$ cat run.sh
#!/bin/bash
# the make line also repeats each setting of config.mk as NAME=value (left out here)
make -C /OpenROAD-flow-scripts/flow DESIGN_CONFIG=/design/flow/config.mk WORK_HOME=/design/flow/orfs CLKGATE_MAP_FILE= finish
$ cat config.mk
export PLATFORM = sky130hd
export DESIGN_NAME = mem32
export DESIGN_NICKNAME = mem32
export VERILOG_FILES = /design/flow/design.v
export SDC_FILE = /design/flow/constraint.sdc
export NUM_CORES = 4
export LEC_CHECK = 0
export CAP_MARGIN = 20
export CORE_MARGIN = 2
export CORE_UTILIZATION = 61
export SETUP_SLACK_MARGIN = -0.26
export SLEW_MARGIN = 20
$ cat constraint.sdc
create_clock -name core_clock -period 3.35 [get_ports {Clk}]
set_input_delay 0.6700 -clock core_clock [delete_from_list [all_inputs] [get_ports {Clk}]]
set_output_delay 0.6700 -clock core_clock [all_outputs]
set_load 0.01 [all_outputs]
$ cat design.v
`timescale 1ns / 1ps
module mem32 (
    input Clk,                
    input rst,              
    input wr,         
    input rd,            
    input [3:0] in_add,      
    input [31:0] Data_in_32,  
    output reg [31:0] Data_out_32,  
    output reg valid
);
    reg [7:0] A [0:15];  
    always @(posedge Clk or posedge rst) begin
        if (rst) begin
            Data_out_32 <= 32'b0;
            valid <= 0;
        end else begin
            case ({wr, rd}) 
                2'b10: begin
                    if (in_add <= 12) begin  
                        A[in_add]     <= Data_in_32[7:0];    
                        A[in_add + 1] <= Data_in_32[15:8];   
                        A[in_add + 2] <= Data_in_32[23:16];  
                        A[in_add + 3] <= Data_in_32[31:24];  
                        valid <= 0;
                    end
                end
                2'b01: begin
                    if (in_add <= 12) begin  
                        Data_out_32[7:0]    <= A[in_add];      
                        Data_out_32[15:8]   <= A[in_add + 1];  
                        Data_out_32[23:16]  <= A[in_add + 2];  
                        Data_out_32[31:24]  <= A[in_add + 3]; 
                        valid <= 1; 
                    end else begin
                        Data_out_32 <= 32'b0; 
                        valid <= 0; 
                    end
                end
                default: begin
                    Data_out_32 <= 32'b0;  
                    valid <= 0;
                end
            endcase
        end
    end
endmodule
==> results of run 1 <==
==> cell type report <==
class | instances | area (µm²) | share of cell area, %
timing repair buffer | 232 | 2080 | 12.8
sequential | 161 | 4670 | 28.6
antenna | 7 | 17.5 | 0.107
multi-input combinational | 1293 | 8560 | 52.4
tap | 285 | 357 | 2.18
clock buffer | 17 | 425 | 2.61
clock inverter | 15 | 165 | 1.01
inverter | 13 | 48.8 | 0.299
==> metrics by stage <==
stage / utilization [%] / std cells
after floorplan: - / 1646
after global routing: 72.1 / 2023
after global placement: 69.4 / 1984
after detailed placement: 69.4 / 1984
final: 72.1 / 2023
after CTS: 72.0 / 2016
==> metal layers <==
layer	vias to the layer above	part of all wire (%)
met1	7660	31
met3	768	20
li1	6473	-
met5	-	1.0
met4	30	11
met2	2101	37
==> impl_metrics.json, run 1 <==
{
  "xor_area_share_pct": 0.178,
  "cts_setup_buffers": 0,
  "p_comb_uw": 1780,
  "edf_count": 128,
  "cts_hold_buffers": 0,
  "pg_clk_uw": 2020,
  "seq_power_uw": 2370,
  "crit_start": "in_add[1]",
  "crit_end": "A[3][1]",
  "seqPwrFrac_pct": 38.4,
  "cp_top_family": "simple AND/OR/NAND/NOR gates",
  "dpl_cell_area_um2": 15700,
  "syn2layout_area_growth_pct": 16.4,
  "nets": 1760,
  "hold_end": "Data_out_32[1]",
  "synth.most_common_cell": "nand2_1",
  "total_power_uw": 6170,
  "fill_cells": 1732,
  "cts-root-buf": "clkbuf_16",
  "switchingPower_uw": 2250,
  "rsz0062_at_grt": "false",
  "path_clk_slew_ps": 80,
  "clkPwrFrac_pct": 32.7,
  "io_pins": 73,
  "clock-sinks": 161,
  "syn_avg_cell_area_um2": 8.52,
  "peakVddDrop_v": 0.000327,
  "crit_path_end_kind": "register",
  "holdPathStages": 2,
  "synth_warnings": 2,
  "wl_mm": 77.1,
  "crit_chain": "buf_4 -> inv_1 -> ha_1 -> buf_4 -> and3b_1 -> nand2_1 -> nor2_1 -> a211oi_1 -> a21o_1",
  "logic_family": "AND-OR/OR-AND gates",
  "path_class": "input port to register",
  "r2r_start": "A[9][4]",
  "netlist_area_um2": 14000,
  "clk_path_buf_depth": 2,
  "drv_slew": 0,
  "avgRoutedWirePerCell_um": 38.1,
  "yosysCellCount": 1646,
  "hpwlAfterDp_mm": 52.5,
  "met3_usage_pct": 41.9,
  "antenna_found_initial": 13,
  "worst_slack_ps": 246,
  "crit_required_ps": 3530,
  "fin_crit_ps": 3100,
  "grt_pass1_wl_mm": 110,
  "dieArea_um2": 24200,
  "synth.mux.area_fraction_pct": 13.2,
  "top_cells_by_area": "edfxtp_1, mux2i_1, dfrtp_1, nand2_1, a211oi_1",
  "dpl_worst_slack_ps": 51.8,
  "use_met1_pct": 72.3,
  "clock_latency_ps": 460,
  "drcViolationCount": 0,
  "grt_max_degree": 39,
  "pwr-share-comb_pct": 28.9,
  "top_cell_area_share_pct": 27.4,
  "synthTopCellsByCount": "nand2_1, mux2i_1, nor2_1",
  "ys_sh_aoi_pct": 29.1,
  "slowest_delay_ps": 690,
  "ant_nets": 0,
  "final.period_utilization_pct": 92.6,
  "fp_util_pct": 62.0,
  "simple_gate_area_share_pct": 18.0,
  "viasPerCell": 8.42,
  "cts_buffers": 17,
  "worstPathArrival_ps": 3280,
  "worstSetupPathDepth": 9,
  "synth_cells": 1646,
  "synth-seq-area-share_pct": 33.3,
  "ys_async_sr_fraction_pct": 20.5,
  "hold_viol": 0,
  "hold_path_class": "register to register",
  "grt_pass1_vias": 15800,
  "cts_resized": 0,
  "num_vias": 17000,
  "setup_viol": 0,
  "leakagePower_uw": 0.00627,
  "drv_cap": 0,
  "largest_area_cell": "edfxtp_1",
  "gp_congestion": 1.29,
  "r2r_cells": 3,
  "reg2reg_slack_ps": 1090,
  "yosysChipArea_um2": 14000,
  "design_area_um2": 16300,
  "numSynthFlops": 161,
  "hold_ws_ps": 490,
  "drtPass1Iterations": 22,
  "htree_levels": 4,
  "intPower_uw": 3920,
  "chipHeight_um": 156,
  "reg2reg_to": "Data_out_32[4]",
  "grt_remaining_overflow": 0,
  "tns_ps": 0,
  "fp-row-count": 55,
  "timing.fmax_mhz": 322,
  "drt_iter0_drc": 4583,
  "tightest_slew_ps": 1130,
  "tool_warnings": 29,
  "fp.coreArea_um2": 22600,
  "grtUsageMet2_pct": 81.9,
  "crit_top_cell": "buf_4",
  "fa_ha_area_share_pct": 0.178,
  "status": "complete, no violations",
  "die_x_um": 156,
  "synth-main-ff-cell": "edfxtp_1",
  "slew_headroom_pct": 23.7,
  "grt.total_usage_pct": 63.9,
  "finClkSkew_ps": 19.5,
  "crit_path_top_delay_cell": "and3b_1",
  "tritoncts": "built",
  "p_sw_share_pct": 36.4,
  "synth_cell_types": 86,
  "power.group.top": "sequential cells",
  "cp_max_fo": 16,
  "busiest_layer": "met2",
  "worst_setup_path_start_kind": "input port",
  "hp-start": "Data_out_32[1]",
  "path_buffers": 3,
  "numPortBuffers": 72,
  "powerDensity_nw_per_um2": 378,
  "fp_nets": 1688
}
==> run 2: changes to the inputs <==
- CORE_UTILIZATION: 61 -> 58
- SETUP_SLACK_MARGIN: -0.26 -> -0.15
- TNS_END_PERCENT: not set -> 5
- clock period: 3.35 -> 2.34 ns (I/O delays scaled with it)
==> run 2 against run 1 <==
  * Sequential power increased by 43%
  * Register-to-register slack got worse by 940 ps
  * Utilization increased by 5.8 points
  * Synthesized cell count unchanged
  * Sequential cell count unchanged
  * Combinational power increased by 66%
  * Now fails the layout checks on setup timing
  * Total power increased by 51%
  * Cell area increased by 13%
  * Critical path depth decreased by 2
  * Clock power increased by 49%
==> impl_metrics.json, run 2 <==
{
  "cts-root-buf": "clkbuf_16",
  "io_pins": 73,
  "hold_viol": 0,
  "numSynthFlops": 161,
  "slowest_delay_ps": 640,
  "largest_area_cell": "edfxtp_1",
  "clock_latency_ps": 460,
  "synth_cell_types": 86,
  "fill_cells": 1628,
  "antenna_found_initial": 4,
  "cts_hold_buffers": 0,
  "path_clk_slew_ps": 90,
  "setup_viol": 54,
  "fin_crit_ps": 2530,
  "worst_slack_ps": -188,
  "synth.most_common_cell": "nand2_1",
  "status": "complete, but fails checks",
  "path_class": "input port to register",
  "leakagePower_uw": 0.00735,
  "peakVddDrop_v": 0.000444,
  "drv_slew": 0,
  "yosysChipArea_um2": 14000,
  "worst_setup_path_start_kind": "input port",
  "ant_nets": 0,
  "timing.fmax_mhz": 396,
  "so_faults": "setup timing",
  "r2r_start": "A[12][2]",
  "dpl_cell_area_um2": 17800,
  "logic_family": "AND-OR/OR-AND gates",
  "num_vias": 18100,
  "synth_cells": 1646,
  "htree_levels": 4,
  "grt_remaining_overflow": 0,
  "drcViolationCount": 0,
  "path_buffers": 2,
  "crit_end": "A[2][1]",
  "pwr-share-comb_pct": 31.6,
  "crit_start": "in_add[0]",
  "chipHeight_um": 160,
  "numPortBuffers": 72,
  "hold_path_class": "register to register",
  "intPower_uw": 5900,
  "yosysCellCount": 1646,
  "synth_warnings": 2,
  "hpwlAfterDp_mm": 58.1,
  "simple_gate_area_share_pct": 18.0,
  "dpl_worst_slack_ps": -611,
  "top_cell_area_share_pct": 27.4,
  "clkPwrFrac_pct": 32.0,
  "p_comb_uw": 2950,
  "grt_pass1_wl_mm": 117,
  "dieArea_um2": 25400,
  "nets": 1949,
  "worstPathArrival_ps": 2750,
  "grt.total_usage_pct": 63.4,
  "drv_cap": 0,
  "ys_sh_aoi_pct": 29.1,
  "edf_count": 128,
  "reg2reg_to": "Data_out_32[10]",
  "r2r_cells": 6,
  "viasPerCell": 8.08,
  "drt_iter0_drc": 5108,
  "cp_top_family": "simple AND/OR/NAND/NOR gates",
  "hp-start": "Data_out_32[1]",
  "tightest_slew_ps": 1030,
  "xor_area_share_pct": 0.178,
  "synth.mux.area_fraction_pct": 13.2,
  "holdPathStages": 2,
  "tool_warnings": 30,
  "slew_headroom_pct": 31.0,
  "fin_cells": 2241,
  "crit_path_top_delay_cell": "nor2_1",
  "seqPwrFrac_pct": 36.4,
  "die_x_um": 160,
  "fa_ha_area_share_pct": 0.178,
  "fp.coreArea_um2": 23600,
  "netlist_area_um2": 14000,
  "cts_buffers": 17,
  "fp-row-count": 56,
  "crit_chain": "buf_2 -> or3b_2 -> nor2_1 -> buf_12 -> nand2_1 -> and3_1 -> o31ai_1",
  "power.group.top": "sequential cells",
  "drtPass1Iterations": 23,
  "synthTopCellsByCount": "nand2_1, mux2i_1, nor2_1",
  "clock-sinks": 161,
  "ys_async_sr_fraction_pct": 20.5,
  "worstSetupPathDepth": 7,
  "design_area_um2": 18400,
  "syn_avg_cell_area_um2": 8.52,
  "syn2layout_area_growth_pct": 31.2,
  "crit_path_end_kind": "register",
  "clk_path_buf_depth": 2,
  "grt_max_degree": 32,
  "hold_end": "Data_out_32[1]",
  "switchingPower_uw": 3450,
  "finClkSkew_ps": 19.6,
  "synth-main-ff-cell": "edfxtp_1",
  "tritoncts": "built",
  "fp_util_pct": 59.4,
  "p_sw_share_pct": 36.9,
  "wl_mm": 82.1,
  "gp_congestion": 1.21,
  "top_cells_by_area": "edfxtp_1, mux2i_1, dfrtp_1, nand2_1, a211oi_1",
  "fp_nets": 1688,
  "grt_pass1_vias": 16900,
  "powerDensity_nw_per_um2": 508,
  "synth-seq-area-share_pct": 33.3,
  "place_inst": 2207,
  "final.period_utilization_pct": 108,
  "avgRoutedWirePerCell_um": 36.6,
  "cp_max_fo": 11,
  "crit_required_ps": 2560,
  "pg_clk_uw": 3000,
  "seq_power_uw": 3400,
  "reg2reg_slack_ps": 150
}
run 2: routing by layer:
| layer | GRT usage (%) | up-vias | wire (µm) |
|---|---|---|---|
| met4 | 53.0 | 6 | 10500 |
| li1 | - | 6841 | - |
| met3 | 38.0 | 917 | 16300 |
| met2 | 83.7 | 2238 | 30200 |
| met5 | 6.63 | - | 191 |
| met1 | 71.6 | 8108 | 25000 |
run 2: cell type report:
type                            count  area [µm²]  area share (%)
Sequential cell                   161        4670            25.4
Multi-Input combinational cell   1293        8810            47.9
Timing Repair Buffer              421        3880            21.1
Inverter                           13        56.3           0.306
Clock inverter                     15         163           0.884
Antenna cell                        2        5.00          0.0272
Tap cell                          319         399            2.17
Clock buffer                       17         425            2.31
run 2: metrics by stage:
step / utilization, % / hold WS, ps / power [µW] / TNS [ps]
after floorplan: - / 507 / 4800 / -22810
after global placement: 75.3 / 453 / 6080 / -52540
after detailed placement: 75.3 / 457 / 6140 / -59050
after CTS: 77.8 / 475 / 9030 / -2330
after global routing: 77.9 / 511 / 9410 / -2130
final: 77.9 / 472 / 9350 / -3370
run 2: repair_timing:
item                       CTS  global route
buffers inserted             0             0
pin swaps                    0             0
setup endpoints to repair    1            32
resized                      1             5
==> run 3: changes to the inputs <==
- ABC_AREA: not set -> 1
- CORE_ASPECT_RATIO: not set -> 0.85
- CORE_UTILIZATION: 58 -> 72
- CTS_CLUSTER_DIAMETER: not set -> 103
- CTS_CLUSTER_SIZE: not set -> 83
- MAX_ROUTING_LAYER: not set -> met4
- PLACE_DENSITY_LB_ADDON: not set -> 0.3
- SETUP_SLACK_MARGIN: -0.15 -> 0.69
- TNS_END_PERCENT: 5 -> not set
- clock period: 2.34 -> 2.7 ns (I/O delays scaled with it)
==> run 3 against run 2 <==
  * Die area fell by 23%
  * Synthesized cell count grew 23%
  * The flow now stops in clock tree synthesis (4_1_cts)
  * Area after synthesis is 5.7% lower
==> impl_metrics.json, run 3 <==
{
  "stop_stage": "clock tree synthesis (4_1_cts)",
  "dpl_worst_slack_ps": -481,
  "edf_count": 128,
  "synthTopCellsByCount": "nand2_1, nor2_1, o21ai_0",
  "ys_sh_aoi_pct": 23.3,
  "synth.most_common_cell": "nand2_1",
  "place_inst": 2463,
  "largest_area_cell": "edfxtp_1",
  "synth_warnings": 2,
  "ys_async_sr_fraction_pct": 20.5,
  "syn_avg_cell_area_um2": 6.52,
  "yosysCellCount": 2030,
  "fp_util_pct": 73.7,
  "synth_cell_types": 37,
  "chipHeight_um": 129,
  "synth-seq-area-share_pct": 35.3,
  "io_pins": 73,
  "top_cells_by_area": "edfxtp_1, nand2_1, o21ai_0, nor2_1, dfrtp_1",
  "dieArea_um2": 19500,
  "netlist_area_um2": 13200,
  "fa_ha_area_share_pct": 0.189,
  "numSynthFlops": 161,
  "top_cell_area_share_pct": 29.0,
  "synth_cells": 2030,
  "die_x_um": 151,
  "firstError": "[ERROR DPL-0038] Utilization greater than 100%, impossible to legalize",
  "yosysChipArea_um2": 13200,
  "fp_nets": 2072,
  "synth-main-ff-cell": "edfxtp_1",
  "numPortBuffers": 72,
  "xor_area_share_pct": 0.132,
  "hpwlAfterDp_mm": 57.8,
  "fp-row-count": 45,
  "logic_family": "simple AND/OR/NAND/NOR gates",
  "gp_congestion": 1.50,
  "status": "did not finish",
  "simple_gate_area_share_pct": 31.8,
  "dpl_cell_area_um2": 16400,
  "fp.coreArea_um2": 18000,
  "synth.mux.area_fraction_pct": 0
}
[run 3: stage by stage]
step | total power, µW | hold WS (ps)
floorplan | 3870 | 515
global placement | 4690 | 462
detailed placement | 4830 | 465
==> run 4: changes to the inputs <==
- ABC_AREA: 1 -> not set
- CORE_ASPECT_RATIO: 0.85 -> not set
- CORE_UTILIZATION: 72 -> 50
- CTS_CLUSTER_DIAMETER: 103 -> not set
- CTS_CLUSTER_SIZE: 83 -> not set
- MAX_ROUTING_LAYER: met4 -> not set
- PLACE_DENSITY_LB_ADDON: 0.3 -> not set
- SETUP_SLACK_MARGIN: 0.69 -> 1.07
- TNS_END_PERCENT: not set -> 5
- clock period: 2.7 -> 3.75 ns (I/O delays scaled with it)
==> run 4 against run 3 <==
  * The run now finishes clean
  * Area after synthesis increased by 6.0%
  * Synthesized cell count fell by 19%
  * Die area grew 51%
==> impl_metrics.json, run 4 <==
{
  "status": "complete, no violations",
  "cp_top_family": "AND-OR/OR-AND gates",
  "fp-row-count": 61,
  "drt_iter0_drc": 3711,
  "path_buffers": 3,
  "htree_levels": 4,
  "fin_crit_ps": 3030,
  "num_vias": 16600,
  "cts_hold_buffers": 0,
  "worst_setup_path_start_kind": "input port",
  "cp_max_fo": 28,
  "powerDensity_nw_per_um2": 344,
  "reg2reg_to": "Data_out_32[19]",
  "ys_async_sr_fraction_pct": 20.5,
  "yosysCellCount": 1646,
  "top_cell_area_share_pct": 27.4,
  "edf_count": 128,
  "hold_viol": 0,
  "intPower_uw": 3600,
  "synth.mux.area_fraction_pct": 13.2,
  "crit_path_end_kind": "register",
  "rsz0062_at_grt": "true",
  "hpwlAfterDp_mm": 57.9,
  "grt_pass1_vias": 15000,
  "slowest_delay_ps": 600,
  "slew_headroom_pct": 22.0,
  "crit_path_top_delay_cell": "a221oi_2",
  "simple_gate_area_share_pct": 18.0,
  "leakagePower_uw": 0.00607,
  "synth_cell_types": 86,
  "reg2reg_slack_ps": 1340,
  "fp_nets": 1688,
  "syn2layout_area_growth_pct": 16.4,
  "timing.fmax_mhz": 330,
  "peakVddDrop_v": 0.000300,
  "crit_chain": "buf_4 -> ha_4 -> buf_4 -> nand2b_1 -> o22ai_1 -> a211o_1 -> a221oi_2 -> buf_4 -> o21ai_0",
  "fp.coreArea_um2": 27700,
  "crit_top_cell": "buf_4",
  "numSynthFlops": 161,
  "p_sw_share_pct": 35.9,
  "clock_latency_ps": 460,
  "antenna_found_initial": 8,
  "hold_path_class": "register to register",
  "ys_sh_aoi_pct": 29.1,
  "p_comb_uw": 1590,
  "r2r_cells": 6,
  "fa_ha_area_share_pct": 0.178,
  "pwr-share-comb_pct": 28.3,
  "nets": 1719,
  "clkPwrFrac_pct": 33.8,
  "setup_viol": 0,
  "xor_area_share_pct": 0.178,
  "crit_end": "Data_out_32[19]",
  "holdPathStages": 2,
  "tool_warnings": 30,
  "drtPass1Iterations": 7,
  "path_class": "input port to register",
  "place_inst": 2032,
  "grt_remaining_overflow": 0,
  "synth.most_common_cell": "nand2_1",
  "drv_slew": 0,
  "tritoncts": "built",
  "tightest_slew_ps": 1170,
  "synth-seq-area-share_pct": 33.3,
  "io_pins": 73,
  "path_clk_slew_ps": 80,
  "seq_power_uw": 2130,
  "gp_congestion": 1.13,
  "worstSetupPathDepth": 9,
  "logic_area_um2": 8870,
  "clock-sinks": 161,
  "logic_family": "AND-OR/OR-AND gates",
  "fin_cells": 2079,
  "avgRoutedWirePerCell_um": 39.3,
  "synth-main-ff-cell": "edfxtp_1",
  "drv_cap": 0,
  "largest_area_cell": "edfxtp_1",
  "hold_end": "Data_out_32[1]",
  "fill_cells": 2408,
  "hp-start": "Data_out_32[1]",
  "yosysChipArea_um2": 14000,
  "synth_warnings": 2,
  "seqPwrFrac_pct": 37.9,
  "top_cells_by_area": "edfxtp_1, mux2i_1, dfrtp_1, nand2_1, a211oi_1",
  "numPortBuffers": 72,
  "grt_pass1_wl_mm": 114,
  "drcViolationCount": 0,
  "die_x_um": 172,
  "wl_mm": 81.6,
  "pg_clk_uw": 1900,
  "cts_buffers": 17,
  "dieArea_um2": 29400,
  "crit_required_ps": 4070,
  "grt.total_usage_pct": 55.5,
  "chipHeight_um": 172,
  "cts-root-buf": "clkbuf_16",
  "viasPerCell": 7.98,
  "synth_cells": 1646,
  "synthTopCellsByCount": "nand2_1, mux2i_1, nor2_1",
  "final.period_utilization_pct": 80.7,
  "switchingPower_uw": 2020,
  "power.group.top": "sequential cells",
  "netlist_area_um2": 14000,
  "worstPathArrival_ps": 3350,
  "r2r_start": "A[2][3]",
  "syn_avg_cell_area_um2": 8.52,
  "clk_path_buf_depth": 2,
  "total_power_uw": 5610,
  "grt_max_degree": 34,
  "finClkSkew_ps": 18.0,
  "fp_util_pct": 50.6,
  "flop_area_um2": 4670,
  "crit_start": "in_add[2]",
  "ant_nets": 0
}
run 4: area by class of cell:
type / count / share of cell area [%]
diodes: 11 / 0.169
clock buffers: 17 / 2.60
clock inverters: 15 / 1.06
inverters: 13 / 0.345
multi-input cells: 1293 / 54.3
flip-flops and latches: 161 / 28.6
well taps: 378 / 2.90
repair buffers: 191 / 10.0
run 4: metal layers:
layer	vias up	GRT usage [%]	part of all wire (%)
li1	6403	-	-
met3	602	27.1	18
met2	1876	75.8	38
met1	7701	67.7	34
met5	-	0	0.031
met4	4	39.1	10
run 4: timing repair:
item	CTS	global route
hold endpoints to repair	0	0
gates resized	5	3
setup endpoints to repair	165	189
setup buffers	0	4
pin swaps	0	1
run 4: through the flow:
| stage | TNS [ps] | utilization (%) | setup WS (ps) | cell area, µm² | hold slack, ps |
|---|---|---|---|---|---|
| 2_1_floorplan | 0 | - | 937 | 14400 | 507 |
| 3_3_place_gp | -280 | 56.4 | -280 | 15600 | 453 |
| 3_5_place_dp | -18.5 | 56.4 | -18.5 | 15600 | 478 |
| 4_1_cts | 0 | 58.7 | 949 | 16300 | 500 |
| 5_1_grt | 0 | 58.9 | 791 | 16300 | 520 |
| 6_report | 0 | 59.0 | 723 | 16300 | 493 |
==> run 5: changes to the inputs <==
- CORE_ASPECT_RATIO: not set -> 1.35
- CORE_MARGIN: 2 -> 7
- CORE_UTILIZATION: 50 -> 40
- CTS_CLUSTER_DIAMETER: not set -> 330
- CTS_CLUSTER_SIZE: not set -> 47
- SETUP_SLACK_MARGIN: 1.07 -> not set
- clock period: 3.75 -> 5.0 ns (I/O delays scaled with it)
==> run 5 against run 4 <==
  * Still clean
  * Synthesized cell count unchanged
  * Sequential share of layout area up 0.35 points
  * Register-to-register slack better by 1600 ps
  * Worst setup slack better by 340 ps
  * Die area up 38%
  * Wire length up 5.4%
  * Clock skew down 4.3 ps
  * Total power down 25%
  * Sequential power down 26%
  * Non-clock buffer count up 3
  * Hold slack worse by 17 ps
  * Highest routed layer is now met4
==> impl_metrics.json, run 5 <==
{
  "drv_slew": 0,
  "cp_max_fo": 57,
  "synth_cell_types": 86,
  "power.group.top": "sequential cells",
  "timing.fmax_mhz": 254,
  "rsz0062_at_grt": "false",
  "htree_levels": 4,
  "chipHeight_um": 232,
  "ys_async_sr_fraction_pct": 20.5,
  "crit_start": "in_add[1]",
  "largest_area_cell": "edfxtp_1",
  "drv_cap": 0,
  "cts_resized": 0,
  "grt.total_usage_pct": 40.8,
  "grt_pass1_vias": 15100,
  "top_cells_by_area": "edfxtp_1, mux2i_1, dfrtp_1, nand2_1, a211oi_1",
  "cts_buffers": 17,
  "fa_ha_area_share_pct": 0.178,
  "crit_path_top_delay_cell": "xnor2_2",
  "finClkSkew_ps": 13.7,
  "fp_nets": 1688,
  "dieArea_um2": 40600,
  "logic_family": "AND-OR/OR-AND gates",
  "clock-sinks": 161,
  "worst_setup_path_start_kind": "input port",
  "switchingPower_uw": 1480,
  "hpwlAfterDp_mm": 62.2,
  "place_inst": 2106,
  "num_vias": 16100,
  "synth-seq-area-share_pct": 33.3,
  "cts_setup_buffers": 0,
  "reg2reg_to": "Data_out_32[3]",
  "nets": 1722,
  "grt_max_degree": 58,
  "io_pins": 73,
  "holdPathStages": 2,
  "simple_gate_area_share_pct": 18.0,
  "pwr-share-comb_pct": 27.2,
  "path_clk_slew_ps": 80,
  "crit_chain": "buf_4 -> ha_1 -> xnor2_2 -> buf_12 -> mux2i_1 -> o22ai_1 -> a2111oi_0 -> a32oi_1",
  "slew_headroom_pct": 24.9,
  "final.period_utilization_pct": 78.8,
  "crit_required_ps": 5310,
  "status": "complete, no violations",
  "intPower_uw": 2730,
  "fin_crit_ps": 3940,
  "grt_remaining_overflow": 0,
  "top_cell_area_share_pct": 27.4,
  "crit_path_end_kind": "register",
  "clkPwrFrac_pct": 35.2,
  "wl_mm": 86.1,
  "synth_cells": 1646,
  "cts_hold_buffers": 0,
  "hp-start": "Data_out_32[1]",
  "worstSetupPathDepth": 8,
  "numPortBuffers": 72,
  "hold_viol": 0,
  "fp.coreArea_um2": 34500,
  "synth.mux.area_fraction_pct": 13.2,
  "synth-main-ff-cell": "edfxtp_1",
  "setup_viol": 0,
  "fp-row-count": 79,
  "yosysChipArea_um2": 14000,
  "xor_area_share_pct": 0.178,
  "viasPerCell": 7.51,
  "r2r_start": "A[9][3]",
  "synth.most_common_cell": "nand2_1",
  "path_buffers": 2,
  "worstPathArrival_ps": 4250,
  "synth_warnings": 2,
  "tool_warnings": 27,
  "tightest_slew_ps": 1120,
  "r2r_cells": 5,
  "drtPass1Iterations": 6,
  "antenna_found_initial": 3,
  "ant_nets": 0,
  "p_sw_share_pct": 35.2,
  "fin_cells": 2139,
  "syn2layout_area_growth_pct": 15.0,
  "cts-root-buf": "clkbuf_16",
  "clk_path_buf_depth": 2,
  "peakVddDrop_v": 0.000169,
  "fp_util_pct": 40.7,
  "slowest_delay_ps": 870,
  "avgRoutedWirePerCell_um": 40.2,
  "path_class": "input port to register",
  "drt_iter0_drc": 2802,
  "grt_pass1_wl_mm": 118,
  "clock_latency_ps": 460,
  "edf_count": 128,
  "ys_sh_aoi_pct": 29.1,
  "tritoncts": "built",
  "powerDensity_nw_per_um2": 261,
  "cp_top_family": "AND-OR/OR-AND gates",
  "syn_avg_cell_area_um2": 8.52,
  "seqPwrFrac_pct": 37.6,
  "crit_end": "Data_out_32[26]",
  "yosysCellCount": 1646,
  "drcViolationCount": 0,
  "hold_end": "Data_out_32[1]",
  "netlist_area_um2": 14000,
  "hold_path_class": "register to register",
  "tns_ps": 0,
  "pg_clk_uw": 1480,
  "die_x_um": 175,
  "p_comb_uw": 1140,
  "numSynthFlops": 161,
  "leakagePower_uw": 0.00605,
  "reg2reg_slack_ps": 2960,
  "fill_cells": 3397,
  "gp_congestion": 1.05,
  "seq_power_uw": 1580,
  "synthTopCellsByCount": "nand2_1, mux2i_1, nor2_1"
}
## run 5: routing by layer
metal | wire length (µm) | up-vias | part of all wire (%) | track usage, %
met5 | 0 | - | 0 | 0
met4 | 7960 | 0 | 9.2 | 30.8
met3 | 9800 | 412 | 11 | 8.19
met2 | 37100 | 1498 | 43 | 62.0
met1 | 31200 | 7755 | 36 | 50.6
li1 | - | 6389 | - | -
## run 5: metrics by stage
stage	hold slack [ps]	total power, µW	cell area [µm²]	setup slack (ps)	util (%)
after floorplan	507	2220	14000	1120	-
after global placement	455	2700	15500	639	44.9
after detailed placement	465	2700	15500	746	45.0
after CTS	482	4150	16100	1210	46.8
after global routing	522	4270	16100	871	46.8
final	476	4210	16100	1060	46.8
## run 5: layout make-up
class,instances,area [µm²],share of cell area (%)
Antenna cell,2,5.00,0.0310
Clock inverter,14,196,1.22
Tap cell,445,557,3.45
Inverter,13,48.8,0.302
Sequential cell,161,4670,28.9
Clock buffer,17,425,2.64
Multi-Input combinational cell,1293,8570,53.1
Timing Repair Buffer,194,1670,10.3
==> run 6: changes to the inputs <==
- CORE_ASPECT_RATIO: 1.35 -> not set
- CORE_MARGIN: 7 -> 2
- CTS_CLUSTER_DIAMETER: 330 -> not set
- CTS_CLUSTER_SIZE: 47 -> not set
- SETUP_SLACK_MARGIN: not set -> -0.41
- TNS_END_PERCENT: 5 -> not set
- clock period: 5.0 -> 4.06 ns (I/O delays scaled with it)
==> run 6 against run 5 <==
  * Total power rose by 24%
  * Largest cell class unchanged
  * Clock power rose by 21%
  * Wire length rose by 3.7%
  * Still clean
==> impl_metrics.json, run 6 <==
{
  "avgRoutedWirePerCell_um": 41.3,
  "drv_slew": 0,
  "hold_viol": 0,
  "crit_chain": "buf_4 -> ha_1 -> or3_1 -> nand2_4 -> nor2_1 -> buf_4 -> buf_4 -> a2111oi_0 -> buf_4 -> a32oi_1",
  "hpwlAfterDp_mm": 63.9,
  "clkPwrFrac_pct": 34.4,
  "cp_top_family": "simple AND/OR/NAND/NOR gates",
  "clock-sinks": 161,
  "drt_iter0_drc": 2648,
  "crit_end": "Data_out_32[26]",
  "cts-root-buf": "clkbuf_16",
  "slew_headroom_pct": 20.0,
  "pg_clk_uw": 1790,
  "nets": 1734,
  "ant_nets": 0,
  "numSynthFlops": 161,
  "worstSetupPathDepth": 10,
  "finClkSkew_ps": 10.3,
  "path_buffers": 4,
  "p_comb_uw": 1450,
  "path_class": "input port to register",
  "drv_cap": 0,
  "fp_nets": 1688,
  "syn_avg_cell_area_um2": 8.52,
  "hold_end": "Data_out_32[19]",
  "synth_warnings": 2,
  "power.group.top": "sequential cells",
  "grt_remaining_overflow": 0,
  "dieArea_um2": 36600,
  "r2r_start": "A[5][3]",
  "flop_area_um2": 4670,
  "io_pins": 73,
  "tns_ps": 0,
  "seq_power_uw": 1970,
  "r2r_cells": 5,
  "worstPathArrival_ps": 3640,
  "logic_area_um2": 8580,
  "clock_latency_ps": 460,
  "timing.fmax_mhz": 303,
  "netlist_area_um2": 14000,
  "drcViolationCount": 0,
  "ys_async_sr_fraction_pct": 20.5,
  "tightest_slew_ps": 1200,
  "hp-start": "Data_out_32[19]",
  "powerDensity_nw_per_um2": 320,
  "synth.mux.area_fraction_pct": 13.2,
  "holdPathStages": 2,
  "grt.total_usage_pct": 48.9,
  "synth_cells": 1646,
  "fp.coreArea_um2": 34500,
  "fa_ha_area_share_pct": 0.178,
  "hold_path_class": "register to register",
  "setup_viol": 0,
  "grt_max_degree": 71,
  "antenna_found_initial": 10,
  "synthTopCellsByCount": "nand2_1, mux2i_1, nor2_1",
  "tool_warnings": 27,
  "synth_cell_types": 86,
  "fp-row-count": 68,
  "simple_gate_area_share_pct": 18.0,
  "crit_path_top_delay_cell": "a2111oi_0",
  "cts_hold_buffers": 0,
  "num_vias": 16100,
  "pwr-share-comb_pct": 27.9,
  "reg2reg_to": "Data_out_32[19]",
  "cts_resized": 0,
  "top_cell_area_share_pct": 27.4,
  "crit_top_cell": "buf_4",
  "clk_path_buf_depth": 2,
  "status": "complete, no violations",
  "logic_family": "AND-OR/OR-AND gates",
  "ys_sh_aoi_pct": 29.1,
  "path_clk_slew_ps": 70,
  "p_sw_share_pct": 34.5,
  "grt_pass1_vias": 14900,
  "synth-seq-area-share_pct": 33.3,
  "largest_area_cell": "edfxtp_1",
  "tritoncts": "built",
  "viasPerCell": 7.44,
  "fill_cells": 3416,
  "fp_util_pct": 40.6,
  "top_cells_by_area": "edfxtp_1, mux2i_1, dfrtp_1, nand2_1, a211oi_1",
  "cts_setup_buffers": 0,
  "seqPwrFrac_pct": 37.7,
  "crit_start": "in_add[1]",
  "total_power_uw": 5210,
  "slowest_delay_ps": 700,
  "drtPass1Iterations": 8,
  "reg2reg_slack_ps": 1750,
  "cp_max_fo": 19,
  "htree_levels": 4,
  "fin_crit_ps": 3300,
  "worst_setup_path_start_kind": "input port",
  "numPortBuffers": 72,
  "leakagePower_uw": 0.00612,
  "synth.most_common_cell": "nand2_1",
  "chipHeight_um": 191,
  "gp_congestion": 1.06,
  "wl_mm": 89.2,
  "crit_required_ps": 4400,
  "synth-main-ff-cell": "edfxtp_1",
  "intPower_uw": 3410,
  "grt_pass1_wl_mm": 123,
  "edf_count": 128,
  "switchingPower_uw": 1800,
  "yosysChipArea_um2": 14000,
  "xor_area_share_pct": 0.178,
  "final.period_utilization_pct": 81.4,
  "syn2layout_area_growth_pct": 16.0,
  "peakVddDrop_v": 0.000316,
  "yosysCellCount": 1646,
  "cts_buffers": 17,
  "crit_path_end_kind": "register",
  "rsz0062_at_grt": "false",
  "die_x_um": 191
}
run 6: final cells by class:
class / count / share of cell area (%)
inverters: 13 / 0.300
clock buffers: 17 / 2.61
repair buffers: 206 / 11.0
well taps: 455 / 3.50
multi-input cells: 1293 / 52.7
flip-flops and latches: 161 / 28.7
diodes: 3 / 0.0461
clock inverters: 14 / 1.15
run 6: routing by layer:
metal	wire, µm	global-route usage, %	part of all wire [%]
met1	33600	63.2	38
met5	80	0	0.090
met4	6430	28.5	7.2
met2	36400	68.5	41
met3	12700	19.5	14
run 6: through the flow:
step | cell area [µm²] | instances | util, % | hold slack, ps | setup WS [ps]
finish | 16300 | 2162 | 47.1 | 480 | 756
global route | 16300 | 2159 | 47.1 | 500 | 741
CTS | 16300 | 2159 | 47.0 | 485 | 812
detailed placement | 15600 | 2128 | 45.3 | 468 | 325
global placement | 15600 | 2128 | 45.3 | 454 | 297
floorplan | 14000 | 1646 | - | 507 | 373
==> run 7: changes to the inputs <==
- CORE_UTILIZATION: 40 -> 68
- GPL_ROUTABILITY_DRIVEN: not set -> 1
- GPL_TIMING_DRIVEN: not set -> 1
- MAX_ROUTING_LAYER: not set -> met4
- PLACE_DENSITY_LB_ADDON: not set -> 0.21
- SETUP_SLACK_MARGIN: -0.41 -> -0.23
- TNS_END_PERCENT: not set -> 30
- clock period: 4.06 -> 2.6 ns (I/O delays scaled with it)
==> run 7 against run 6 <==
  * The run now fails in global routing (5_1_grt)
  * Die area down 40%
  * Area after synthesis unchanged
  * Synthesized cell count unchanged
==> impl_metrics.json, run 7 <==
{
  "top_cells_by_area": "edfxtp_1, mux2i_1, dfrtp_1, nand2_1, a211oi_1",
  "synth-seq-area-share_pct": 33.3,
  "ys_sh_aoi_pct": 29.1,
  "logic_family": "AND-OR/OR-AND gates",
  "io_pins": 73,
  "fp_nets": 1688,
  "synth_cells": 1646,
  "synthTopCellsByCount": "nand2_1, mux2i_1, nor2_1",
  "numPortBuffers": 72,
  "cts_setup_buffers": 0,
  "yosysChipArea_um2": 14000,
  "dpl_worst_slack_ps": -353,
  "dieArea_um2": 21800,
  "hpwlAfterDp_mm": 51.4,
  "top_cell_area_share_pct": 27.4,
  "die_x_um": 148,
  "syn_avg_cell_area_um2": 8.52,
  "synth_cell_types": 86,
  "grt_remaining_overflow": 62,
  "cts-root-buf": "clkbuf_16",
  "fp_util_pct": 69.3,
  "synth.mux.area_fraction_pct": 13.2,
  "edf_count": 128,
  "fp-row-count": 52,
  "firstError": "[ERROR GRT-0116] Global routing finished with congestion. Check the congestion regions in the DRC Viewer.",
  "gp_congestion": 1.43,
  "largest_area_cell": "edfxtp_1",
  "chipHeight_um": 148,
  "synth-main-ff-cell": "edfxtp_1",
  "cts_hold_buffers": 0,
  "status": "did not finish",
  "clk_path_buf_depth": 2,
  "fp.coreArea_um2": 20200,
  "ys_async_sr_fraction_pct": 20.5,
  "netlist_area_um2": 14000,
  "htree_levels": 4,
  "fa_ha_area_share_pct": 0.178,
  "clock-sinks": 161,
  "synth_warnings": 2,
  "grt.total_usage_pct": 80.0,
  "cts_buffers": 17,
  "synth.most_common_cell": "nand2_1",
  "xor_area_share_pct": 0.178,
  "yosysCellCount": 1646,
  "stop_stage": "global routing (5_1_grt)",
  "cts_resized": 0,
  "simple_gate_area_share_pct": 18.0,
  "numSynthFlops": 161
}
[run 7: per-layer routing]
| metal | track usage, % | overflow |
|---|---|---|
| met5 | - | - |
| met4 | 73.3 | 29 |
| met3 | 67.8 | 8 |
| met2 | 90.7 | 22 |
| met1 | 81.4 | 3 |
[run 7: stage by stage]
step | cell area [µm²] | total power [µW] | setup TNS, ps | util (%) | instances
floorplan | 14200 | 4300 | -22470 | - | 1646
global placement | 17000 | 5330 | -14070 | 84.2 | 2094
detailed placement | 17000 | 5410 | -21910 | 84.2 | 2094
CTS | 17600 | 8010 | 0 | 87.0 | 2126
==> run 8: changes to the inputs <==
- CORE_ASPECT_RATIO: not set -> 0.78
- CORE_MARGIN: 2 -> 7
- CORE_UTILIZATION: 68 -> 40
- CTS_CLUSTER_SIZE: not set -> 86
- GPL_ROUTABILITY_DRIVEN: 1 -> 0
- GPL_TIMING_DRIVEN: 1 -> not set
- MAX_ROUTING_LAYER: met4 -> not set
- MIN_ROUTING_LAYER: not set -> met2
- PLACE_DENSITY_LB_ADDON: 0.21 -> not set
- SETUP_SLACK_MARGIN: -0.23 -> not set
- SLEW_MARGIN: 20 -> 10
- TNS_END_PERCENT: 30 -> not set
- clock period: 2.6 -> 3.48 ns (I/O delays scaled with it)
==> run 8 against run 7 <==
  * Die area is 86% higher
  * Synthesized cell count stayed put
  * Area after synthesis stayed put
  * The run again fails in global routing (5_1_grt)
==> impl_metrics.json, run 8 <==
{
  "xor_area_share_pct": 0.178,
  "largest_area_cell": "edfxtp_1",
  "die_x_um": 226,
  "status": "did not finish",
  "edf_count": 128,
  "fp-row-count": 60,
  "synth_cell_types": 86,
  "synth.mux.area_fraction_pct": 13.2,
  "cts_resized": 0,
  "firstError": "[ERROR GRT-0116] Global routing finished with congestion. Check the congestion regions in the DRC Viewer.",
  "dieArea_um2": 40600,
  "simple_gate_area_share_pct": 18.0,
  "synthTopCellsByCount": "nand2_1, mux2i_1, nor2_1",
  "dpl_worst_slack_ps": 230,
  "cts_hold_buffers": 0,
  "clk_path_buf_depth": 2,
  "synth_cells": 1646,
  "cts-root-buf": "clkbuf_16",
  "ys_sh_aoi_pct": 29.1,
  "top_cells_by_area": "edfxtp_1, mux2i_1, dfrtp_1, nand2_1, a211oi_1",
  "netlist_area_um2": 14000,
  "fp_util_pct": 40.6,
  "chipHeight_um": 179,
  "numPortBuffers": 72,
  "top_cell_area_share_pct": 27.4,
  "yosysCellCount": 1646,
  "htree_levels": 4,
  "synth-seq-area-share_pct": 33.3,
  "stop_stage": "global routing (5_1_grt)",
  "synth.most_common_cell": "nand2_1",
  "yosysChipArea_um2": 14000,
  "synth-main-ff-cell": "edfxtp_1",
  "ys_async_sr_fraction_pct": 20.5,
  "clock-sinks": 161,
  "cts_buffers": 17,
  "grt_remaining_overflow": 330,
  "hpwlAfterDp_mm": 53.8,
  "synth_warnings": 2,
  "fp.coreArea_um2": 34500,
  "syn_avg_cell_area_um2": 8.52,
  "numSynthFlops": 161,
  "logic_family": "AND-OR/OR-AND gates",
  "grt.total_usage_pct": 71.8,
  "io_pins": 73,
  "cts_setup_buffers": 0,
  "fa_ha_area_share_pct": 0.178,
  "fp_nets": 1688
}
-- run 8: per-layer routing --
layer	global-route usage [%]	GRT overflow
met5	61.5	40
met4	52.7	33
met3	83.2	217
met2	73.6	40
met1	-	-
-- run 8: stage by stage --
stage | hold slack [ps] | area, µm² | std cells
3_5_place_dp | 469 | 15900 | 2160
4_1_cts | 486 | 16500 | 2192
3_3_place_gp | 458 | 15900 | 2160
2_1_floorplan | 507 | 14000 | 1646
==> run 9: changes to the inputs <==
- CORE_ASPECT_RATIO: 0.78 -> not set
- CORE_MARGIN: 7 -> 2
- CORE_UTILIZATION: 40 -> 58
- CTS_CLUSTER_DIAMETER: not set -> 28
- CTS_CLUSTER_SIZE: 86 -> not set
- GPL_ROUTABILITY_DRIVEN: 0 -> not set
- HOLD_SLACK_MARGIN: not set -> 0.29
- MIN_ROUTING_LAYER: met2 -> not set
- SLEW_MARGIN: 10 -> 20
- TNS_END_PERCENT: not set -> 5
- clock period: 3.48 -> 2.63 ns (I/O delays scaled with it)
==> run 9 against run 8 <==
  * Now fails the layout checks on setup timing
  * Synthesized cell count stayed put
  * Die area is 37% lower
  * Area after synthesis stayed put
==> impl_metrics.json, run 9 <==
{
  "dieArea_um2": 25400,
  "xor_area_share_pct": 0.178,
  "status": "complete, but fails checks",
  "cp_top_family": "AND-OR/OR-AND gates",
  "io_pins": 73,
  "finClkSkew_ps": 23.5,
  "synthTopCellsByCount": "nand2_1, mux2i_1, nor2_1",
  "tns_ps": -39.6,
  "total_power_uw": 8390,
  "clk_path_buf_depth": 2,
  "crit_top_cell": "buf_4",
  "fp_util_pct": 59.4,
  "cts-root-buf": "clkbuf_16",
  "fp-row-count": 56,
  "p_comb_uw": 2580,
  "synth_warnings": 2,
  "seq_power_uw": 3020,
  "hpwlAfterDp_mm": 56.5,
  "netlist_area_um2": 14000,
  "antenna_found_initial": 11,
  "crit_path_end_kind": "register",
  "fp_nets": 1688,
  "chipHeight_um": 160,
  "syn2layout_area_growth_pct": 28.4,
  "yosysCellCount": 1646,
  "leakagePower_uw": 0.00713,
  "p_sw_share_pct": 37.6,
  "synth_cell_types": 86,
  "cts_hold_buffers": 0,
  "pg_clk_uw": 2790,
  "top_cells_by_area": "edfxtp_1, mux2i_1, dfrtp_1, nand2_1, a211oi_1",
  "slowest_delay_ps": 600,
  "drv_cap": 0,
  "dpl_worst_slack_ps": -309,
  "slew_headroom_pct": 28.6,
  "num_vias": 18200,
  "grt_remaining_overflow": 0,
  "crit_required_ps": 2970,
  "avgRoutedWirePerCell_um": 36.5,
  "logic_family": "AND-OR/OR-AND gates",
  "clkPwrFrac_pct": 33.3,
  "numPortBuffers": 72,
  "die_x_um": 160,
  "wl_mm": 80.8,
  "place_inst": 2173,
  "setup_viol": 2,
  "yosysChipArea_um2": 14000,
  "syn_avg_cell_area_um2": 8.52,
  "design_area_um2": 18000,
  "crit_chain": "buf_4 -> ha_1 -> buf_4 -> o21a_1 -> o21ai_1 -> nand2_1 -> a2111oi_0 -> buf_4 -> a31oi_1",
  "power.group.top": "sequential cells",
  "dpl_cell_area_um2": 17400,
  "crit_end": "Data_out_32[24]",
  "viasPerCell": 8.22,
  "drv_slew": 0,
  "crit_start": "in_add[1]",
  "clock-sinks": 161,
  "peakVddDrop_v": 0.000326,
  "switchingPower_uw": 3150,
  "largest_area_cell": "edfxtp_1",
  "r2r_cells": 5,
  "path_class": "input port to register",
  "htree_levels": 4,
  "fa_ha_area_share_pct": 0.178,
  "synth-main-ff-cell": "edfxtp_1",
  "numSynthFlops": 161,
  "intPower_uw": 5240,
  "synth.most_common_cell": "nand2_1",
  "cts_buffers": 17,
  "grt_max_degree": 42,
  "path_buffers": 3,
  "path_clk_slew_ps": 80,
  "synth_cells": 1646,
  "synth.mux.area_fraction_pct": 13.2,
  "powerDensity_nw_per_um2": 466,
  "grt_pass1_vias": 16900,
  "pwr-share-comb_pct": 30.7,
  "fin_crit_ps": 2660,
  "fp.coreArea_um2": 23600,
  "reg2reg_to": "Data_out_32[6]",
  "final.period_utilization_pct": 101,
  "ys_async_sr_fraction_pct": 20.5,
  "crit_path_top_delay_cell": "o21ai_1",
  "fin_cells": 2214,
  "r2r_start": "A[11][6]",
  "ys_sh_aoi_pct": 29.1,
  "drtPass1Iterations": 28,
  "edf_count": 128,
  "so_faults": "setup timing",
  "rsz0062_at_grt": "false",
  "seqPwrFrac_pct": 36.0,
  "grt_pass1_wl_mm": 116,
  "drcViolationCount": 0,
  "worstSetupPathDepth": 9,
  "worstPathArrival_ps": 3000,
  "tool_warnings": 30,
  "timing.fmax_mhz": 376,
  "drt_iter0_drc": 4852,
  "gp_congestion": 1.22,
  "tightest_slew_ps": 1070,
  "grt.total_usage_pct": 62.3,
  "cp_max_fo": 5,
  "worst_slack_ps": -32.1,
  "hold_path_class": "input port to async pin",
  "hold_viol": 0,
  "top_cell_area_share_pct": 27.4,
  "synth-seq-area-share_pct": 33.3,
  "tritoncts": "built",
  "reg2reg_slack_ps": 300,
  "worst_setup_path_start_kind": "input port",
  "simple_gate_area_share_pct": 18.0,
  "nets": 1915,
  "ant_nets": 0,
  "clock_latency_ps": 470
}
-- run 9: stage by stage --
stage          hold slack (ps)  util (%)
6_report                   347      76.3
5_1_grt                    353      76.3
4_1_cts                    348      76.2
3_5_place_dp               460      73.5
3_3_place_gp               452      73.5
2_1_floorplan              507         -
-- run 9: metal layers --
| layer | GRT usage (%) | wire (µm) | part of all wire, % | vias up |
|---|---|---|---|---|
| li1 | - | - | - | 6793 |
| met1 | 68.6 | 24700 | 31 | 8171 |
| met2 | 81.8 | 29400 | 36 | 2288 |
| met3 | 40.6 | 16300 | 20 | 946 |
| met4 | 50.7 | 9990 | 12 | 12 |
| met5 | 15.0 | 383 | 0.47 | - |
-- run 9: what timing repair did --
item,4_1_cts,5_1_grt
setup buffers,0,0
resized,0,3
setup endpoints to repair,0,3
-- run 9: cell type report --
type	count	area [µm²]
clock inverters	15	196
well taps	319	399
flip-flops and latches	161	4670
repair buffers	387	3480
multi-input cells	1293	8770
diodes	9	22.5
inverters	13	53.8
fillers	1684	5590
clock buffers	17	425
==> run 10: changes to the inputs <==
- CORE_UTILIZATION: 58 -> 70
- CTS_CLUSTER_DIAMETER: 28 -> 353
- CTS_CLUSTER_SIZE: not set -> 60
- HOLD_SLACK_MARGIN: 0.29 -> not set
- SETUP_SLACK_MARGIN: not set -> 0.57
- TNS_END_PERCENT: 5 -> not set
- clock period: 2.63 -> 1.92 ns (I/O delays scaled with it)
==> run 10 against run 9 <==
  * Synthesized cell count unchanged
  * Die area fell by 17%
  * Area after synthesis is the same
  * The flow now stops in clock tree synthesis (4_1_cts)
==> impl_metrics.json, run 10 <==
{
  "yosysCellCount": 1646,
  "top_cell_area_share_pct": 27.4,
  "numPortBuffers": 72,
  "firstError": "[ERROR DPL-0038] Utilization greater than 100%, impossible to legalize",
  "synth_warnings": 2,
  "fp_util_pct": 71.6,
  "synth_cells": 1646,
  "xor_area_share_pct": 0.178,
  "die_x_um": 146,
  "synth.most_common_cell": "nand2_1",
  "numSynthFlops": 161,
  "chipHeight_um": 146,
  "logic_family": "AND-OR/OR-AND gates",
  "ys_sh_aoi_pct": 29.1,
  "netlist_area_um2": 14000,
  "fp_nets": 1688,
  "fp-row-count": 51,
  "fa_ha_area_share_pct": 0.178,
  "io_pins": 73,
  "ys_async_sr_fraction_pct": 20.5,
  "top_cells_by_area": "edfxtp_1, mux2i_1, dfrtp_1, nand2_1, a211oi_1",
  "synth-seq-area-share_pct": 33.3,
  "stop_stage": "clock tree synthesis (4_1_cts)",
  "status": "did not finish",
  "yosysChipArea_um2": 14000,
  "fp.coreArea_um2": 19600,
  "gp_congestion": 1.39,
  "syn_avg_cell_area_um2": 8.52,
  "dieArea_um2": 21200,
  "dpl_worst_slack_ps": -909,
  "synth-main-ff-cell": "edfxtp_1",
  "synth_cell_types": 86,
  "edf_count": 128,
  "simple_gate_area_share_pct": 18.0,
  "synth.mux.area_fraction_pct": 13.2,
  "largest_area_cell": "edfxtp_1",
  "hpwlAfterDp_mm": 65.6,
  "synthTopCellsByCount": "nand2_1, mux2i_1, nor2_1"
}
[run 10: per-stage QoR]
stage / cells / total power (µW) / instance area [µm²] / hold WS, ps
after detailed placement: 2179 / 7960 / 18900 / 500
after floorplan: 1646 / 6120 / 15300 / 332
after global placement: 2179 / 7640 / 18900 / 459
==> run 11: changes to the inputs <==
- ABC_AREA: not set -> 1
- CORE_ASPECT_RATIO: not set -> 1.47
- CORE_UTILIZATION: 70 -> 72
- CTS_CLUSTER_DIAMETER: 353 -> 205
- CTS_CLUSTER_SIZE: 60 -> 98
- PLACE_DENSITY: not set -> 0.39
- SETUP_SLACK_MARGIN: 0.57 -> not set
- TNS_END_PERCENT: not set -> 10
- clock period: 1.92 -> 4.88 ns (I/O delays scaled with it)
==> run 11 against run 10 <==
  * The flow stops in global routing (5_1_grt)
  * Area after synthesis decreased by 5.7%
  * Synthesized cell count increased by 23%
  * Die area decreased by 8.0%
==> impl_metrics.json, run 11 <==
{
  "status": "did not finish",
  "stop_stage": "global routing (5_1_grt)",
  "firstError": "[ERROR GRT-0116] Global routing finished with congestion. Check the congestion regions in the DRC Viewer.",
  "synth.mux.area_fraction_pct": 0,
  "dieArea_um2": 19500,
  "yosysChipArea_um2": 13200,
  "synth_warnings": 2,
  "numPortBuffers": 72,
  "io_pins": 73,
  "synth-seq-area-share_pct": 35.3,
  "fa_ha_area_share_pct": 0.189,
  "gp_congestion": 1.40,
  "synth_cells": 2030,
  "synth.most_common_cell": "nand2_1",
  "netlist_area_um2": 13200,
  "hpwlAfterDp_mm": 48.6,
  "fp.coreArea_um2": 18200,
  "synthTopCellsByCount": "nand2_1, nor2_1, o21ai_0",
  "grt_remaining_overflow": 172,
  "dpl_cell_area_um2": 14200,
  "top_cells_by_area": "edfxtp_1, nand2_1, o21ai_0, nor2_1, dfrtp_1",
  "htree_levels": 4,
  "chipHeight_um": 168,
  "cts_resized": 0,
  "synth-main-ff-cell": "edfxtp_1",
  "cts-root-buf": "clkbuf_16",
  "yosysCellCount": 2030,
  "fp_nets": 2072,
  "logic_family": "simple AND/OR/NAND/NOR gates",
  "fp-row-count": 60,
  "clk_path_buf_depth": 2,
  "numSynthFlops": 161,
  "xor_area_share_pct": 0.132,
  "ys_sh_aoi_pct": 23.3,
  "synth_cell_types": 37,
  "edf_count": 128,
  "syn_avg_cell_area_um2": 6.52,
  "fp_util_pct": 72.8,
  "largest_area_cell": "edfxtp_1",
  "grt.total_usage_pct": 76.4,
  "die_x_um": 116,
  "simple_gate_area_share_pct": 31.8,
  "place_inst": 2280,
  "clock-sinks": 161,
  "cts_setup_buffers": 0,
  "cts_hold_buffers": 0,
  "top_cell_area_share_pct": 29.0,
  "cts_buffers": 17,
  "ys_async_sr_fraction_pct": 20.5
}
run 11: layer usage:
| metal | GRT overflow | track usage, % |
|---|---|---|
| met1 | 4 | 80.4 |
| met2 | 93 | 91.5 |
| met3 | 4 | 57.1 |
| met4 | 70 | 75.3 |
| met5 | 1 | 22.7 |
run 11: per-stage QoR:
step	utilization, %	worst slack, ps
after detailed placement	78.0	671
after floorplan	-	1810
after global placement	78.0	776
after CTS	81.2	1120
==> run 12: changes to the inputs <==
- ABC_AREA: 1 -> not set
- CAP_MARGIN: 20 -> 40
- CELL_PAD_IN_SITES_GLOBAL_PLACEMENT: not set -> 2
- CORE_ASPECT_RATIO: 1.47 -> 0.52
- CORE_MARGIN: 2 -> 8
- CORE_UTILIZATION: 72 -> 40
- CTS_CLUSTER_DIAMETER: 205 -> 148
- CTS_CLUSTER_SIZE: 98 -> 79
- GPL_ROUTABILITY_DRIVEN: not set -> 1
- MIN_ROUTING_LAYER: not set -> met2
- PLACE_DENSITY: 0.39 -> not set
- PLACE_DENSITY_LB_ADDON: not set -> 0.1
- SLEW_MARGIN: 20 -> 10
- TNS_END_PERCENT: 10 -> 5
- clock period: 4.88 -> 3.48 ns (I/O delays scaled with it)
==> run 12 against run 11 <==
  * The flow again stops in global routing (5_1_grt)
  * Synthesized cell count is 19% lower
  * Die area is 110% higher
  * Area after synthesis is 6.0% higher
==> impl_metrics.json, run 12 <==
{
  "cts_resized": 0,
  "cts-root-buf": "clkbuf_16",
  "synth.most_common_cell": "nand2_1",
  "firstError": "[ERROR GRT-0116] Global routing finished with congestion. Check the congestion regions in the DRC Viewer.",
  "synth_warnings": 2,
  "fp.coreArea_um2": 34500,
  "netlist_area_um2": 14000,
  "top_cell_area_share_pct": 27.4,
  "dieArea_um2": 41600,
  "yosysChipArea_um2": 14000,
  "grt_remaining_overflow": 609,
  "cts_setup_buffers": 0,
  "ys_async_sr_fraction_pct": 20.5,
  "stop_stage": "global routing (5_1_grt)",
  "hpwlAfterDp_mm": 66.8,
  "htree_levels": 4,
  "yosysCellCount": 1646,
  "cts_buffers": 17,
  "clk_path_buf_depth": 2,
  "numPortBuffers": 72,
  "synth_cell_types": 86,
  "cts_hold_buffers": 0,
  "logic_family": "AND-OR/OR-AND gates",
  "fp_util_pct": 40.6,
  "gp_congestion": 1.33,
  "ys_sh_aoi_pct": 29.1,
  "fp_nets": 1688,
  "synth_cells": 1646,
  "grt.total_usage_pct": 79.8,
  "synthTopCellsByCount": "nand2_1, mux2i_1, nor2_1",
  "fp-row-count": 49,
  "synth-seq-area-share_pct": 33.3,
  "synth-main-ff-cell": "edfxtp_1",
  "top_cells_by_area": "edfxtp_1, mux2i_1, dfrtp_1, nand2_1, a211oi_1",
  "simple_gate_area_share_pct": 18.0,
  "io_pins": 73,
  "xor_area_share_pct": 0.178,
  "chipHeight_um": 151,
  "syn_avg_cell_area_um2": 8.52,
  "dpl_cell_area_um2": 16300,
  "status": "did not finish",
  "die_x_um": 276,
  "edf_count": 128,
  "largest_area_cell": "edfxtp_1",
  "clock-sinks": 161,
  "fa_ha_area_share_pct": 0.178,
  "numSynthFlops": 161,
  "synth.mux.area_fraction_pct": 13.2
}
## run 12: routing by layer
layer / track usage (%) / GRT overflow
met1: - / -
met2: 79.9 / 16
met3: 94.4 / 505
met4: 55.5 / 17
met5: 79.9 / 71
## run 12: per-stage QoR
stage,instances,worst slack (ps),hold slack (ps)
4_1_cts,2222,530,474
3_5_place_dp,2191,63.5,458
3_3_place_gp,2178,113,453
2_1_floorplan,1646,-88.8,507
==> run 13: changes to the inputs <==
- CAP_MARGIN: 40 -> 20
- CELL_PAD_IN_SITES_GLOBAL_PLACEMENT: 2 -> not set
- CORE_ASPECT_RATIO: 0.52 -> 1.35
- CORE_MARGIN: 8 -> 7
- CORE_UTILIZATION: 40 -> 55
- CTS_CLUSTER_DIAMETER: 148 -> 330
- CTS_CLUSTER_SIZE: 79 -> 98
- GPL_ROUTABILITY_DRIVEN: 1 -> not set
- MIN_ROUTING_LAYER: met2 -> not set
- PLACE_DENSITY: not set -> 0.36
- PLACE_DENSITY_LB_ADDON: 0.1 -> not set
- SETUP_SLACK_MARGIN: not set -> -0.1
- SLEW_MARGIN: 10 -> 20
- clock period: 3.48 -> 5.0 ns (I/O delays scaled with it)
==> run 13 against run 12 <==
  * Now clean on timing, DRC and antenna
  * Die area is 27% lower
  * Synthesized cell count unchanged
  * Area after synthesis did not move
==> impl_metrics.json, run 13 <==
{
  "wl_mm": 80.7,
  "logic_family": "AND-OR/OR-AND gates",
  "tritoncts": "built",
  "edf_count": 128,
  "rsz0062_at_grt": "false",
  "reg2reg_slack_ps": 2800,
  "drv_slew": 0,
  "tightest_slew_ps": 1130,
  "tool_warnings": 29,
  "fp_nets": 1688,
  "chipHeight_um": 200,
  "r2r_start": "A[1][6]",
  "grt.total_usage_pct": 53.4,
  "hold_viol": 0,
  "htree_levels": 4,
  "drt_iter0_drc": 3678,
  "fp-row-count": 67,
  "io_pins": 73,
  "hpwlAfterDp_mm": 56.2,
  "pg_clk_uw": 1440,
  "netlist_area_um2": 14000,
  "tns_ps": 0,
  "busiest_layer": "met2",
  "hold_ws_ps": 471,
  "ys_sh_aoi_pct": 29.1,
  "power.group.top": "sequential cells",
  "fin_crit_ps": 3840,
  "synth.most_common_cell": "nand2_1",
  "crit_path_end_kind": "register",
  "utilization_pct": 63.1,
  "simple_gate_area_share_pct": 18.0,
  "crit_top_cell": "buf_4",
  "crit_end": "Data_out_32[29]",
  "ant_nets": 0,
  "syn_avg_cell_area_um2": 8.52,
  "synth-main-ff-cell": "edfxtp_1",
  "path_class": "input port to register",
  "path_buffers": 2,
  "switchingPower_uw": 1450,
  "p_comb_uw": 1130,
  "synthTopCellsByCount": "nand2_1, mux2i_1, nor2_1",
  "use_met1_pct": 59.5,
  "path_clk_slew_ps": 80,
  "syn2layout_area_growth_pct": 12.3,
  "holdPathStages": 2,
  "numPortBuffers": 72,
  "final.period_utilization_pct": 76.9,
  "top_cells_by_area": "edfxtp_1, mux2i_1, dfrtp_1, nand2_1, a211oi_1",
  "drcViolationCount": 0,
  "logic_area_um2": 8560,
  "top_cell_area_share_pct": 27.4,
  "drtPass1Iterations": 13,
  "peakVddDrop_v": 0.000275,
  "die_x_um": 151,
  "status": "complete, no violations",
  "clk_path_buf_depth": 2,
  "fp.coreArea_um2": 25000,
  "hold_end": "Data_out_32[1]",
  "grt_remaining_overflow": 0,
  "slew_headroom_pct": 24.6,
  "numSynthFlops": 161,
  "timing.fmax_mhz": 260,
  "grtUsageMet2_pct": 74.7,
  "pwr-share-comb_pct": 27.3,
  "crit_path_top_delay_cell": "xnor2_2",
  "synth_warnings": 2,
  "grt_pass1_vias": 15700,
  "p_sw_share_pct": 34.9,
  "fill_cells": 2124,
  "grt_pass1_wl_mm": 114,
  "cts_buffers": 17,
  "worstPathArrival_ps": 4150,
  "drv_cap": 0,
  "worstSetupPathDepth": 8,
  "synth_cell_types": 86,
  "hp-start": "Data_out_32[1]",
  "clock_latency_ps": 460,
  "largest_area_cell": "edfxtp_1",
  "intPower_uw": 2710,
  "worst_setup_path_start_kind": "input port",
  "cts_setup_buffers": 0,
  "cts_resized": 0,
  "slowest_delay_ps": 820,
  "fa_ha_area_share_pct": 0.178,
  "dieArea_um2": 30200,
  "flop_area_um2": 4670,
  "crit_required_ps": 5310,
  "synth.mux.area_fraction_pct": 13.2,
  "cts-root-buf": "clkbuf_16",
  "cp_max_fo": 27,
  "design_area_um2": 15800,
  "num_vias": 16700,
  "gp_congestion": 1.19,
  "hold_path_class": "register to register",
  "seqPwrFrac_pct": 38.1,
  "dpl_cell_area_um2": 15100,
  "ys_async_sr_fraction_pct": 20.5,
  "yosysCellCount": 1646,
  "clock-sinks": 161,
  "synth_cells": 1646,
  "nets": 1701,
  "powerDensity_nw_per_um2": 264,
  "crit_start": "in_add[1]",
  "fp_util_pct": 56.2,
  "fin_cells": 1983,
  "avgRoutedWirePerCell_um": 40.7,
  "antenna_found_initial": 8,
  "leakagePower_uw": 0.00594,
  "crit_chain": "buf_4 -> ha_1 -> xnor2_2 -> buf_4 -> mux2i_1 -> o221ai_1 -> a2111oi_0 -> a32oi_1",
  "grt_max_degree": 54,
  "setup_viol": 0,
  "met3_usage_pct": 25.9,
  "clkPwrFrac_pct": 34.6,
  "yosysChipArea_um2": 14000,
  "r2r_cells": 5,
  "cts_hold_buffers": 0,
  "synth-seq-area-share_pct": 33.3,
  "reg2reg_to": "Data_out_32[6]",
  "cp_top_family": "AND-OR/OR-AND gates",
  "finClkSkew_ps": 13.5,
  "seq_power_uw": 1590,
  "place_inst": 1950,
  "viasPerCell": 8.40,
  "xor_area_share_pct": 0.178
}
## run 13: layer usage
metal / vias to the layer above / wire, µm
met5: - / 122
met4: 10 / 9930
met3: 732 / 14000
met2: 2033 / 32000
met1: 7530 / 24700
li1: 6348 / -
## run 13: per-stage QoR
| stage | setup WS (ps) | total power [µW] |
|---|---|---|
| finish | 1160 | 4160 |
| global route | 1200 | 4190 |
| CTS | 1370 | 4040 |
| detailed placement | 890 | 2660 |
| global placement | 960 | 2640 |
| floorplan | 1120 | 2220 |
## run 13: layout make-up
type | instances | area share, %
Antenna cell | 1 | 0.0159
Clock buffer | 19 | 2.75
Sequential cell | 161 | 29.6
Tap cell | 310 | 2.46
Inverter | 13 | 0.310
Multi-Input combinational cell | 1293 | 54.3
Timing Repair Buffer | 173 | 9.37
Clock inverter | 13 | 1.10
Power is estimated from default activity; no workload was simulated.
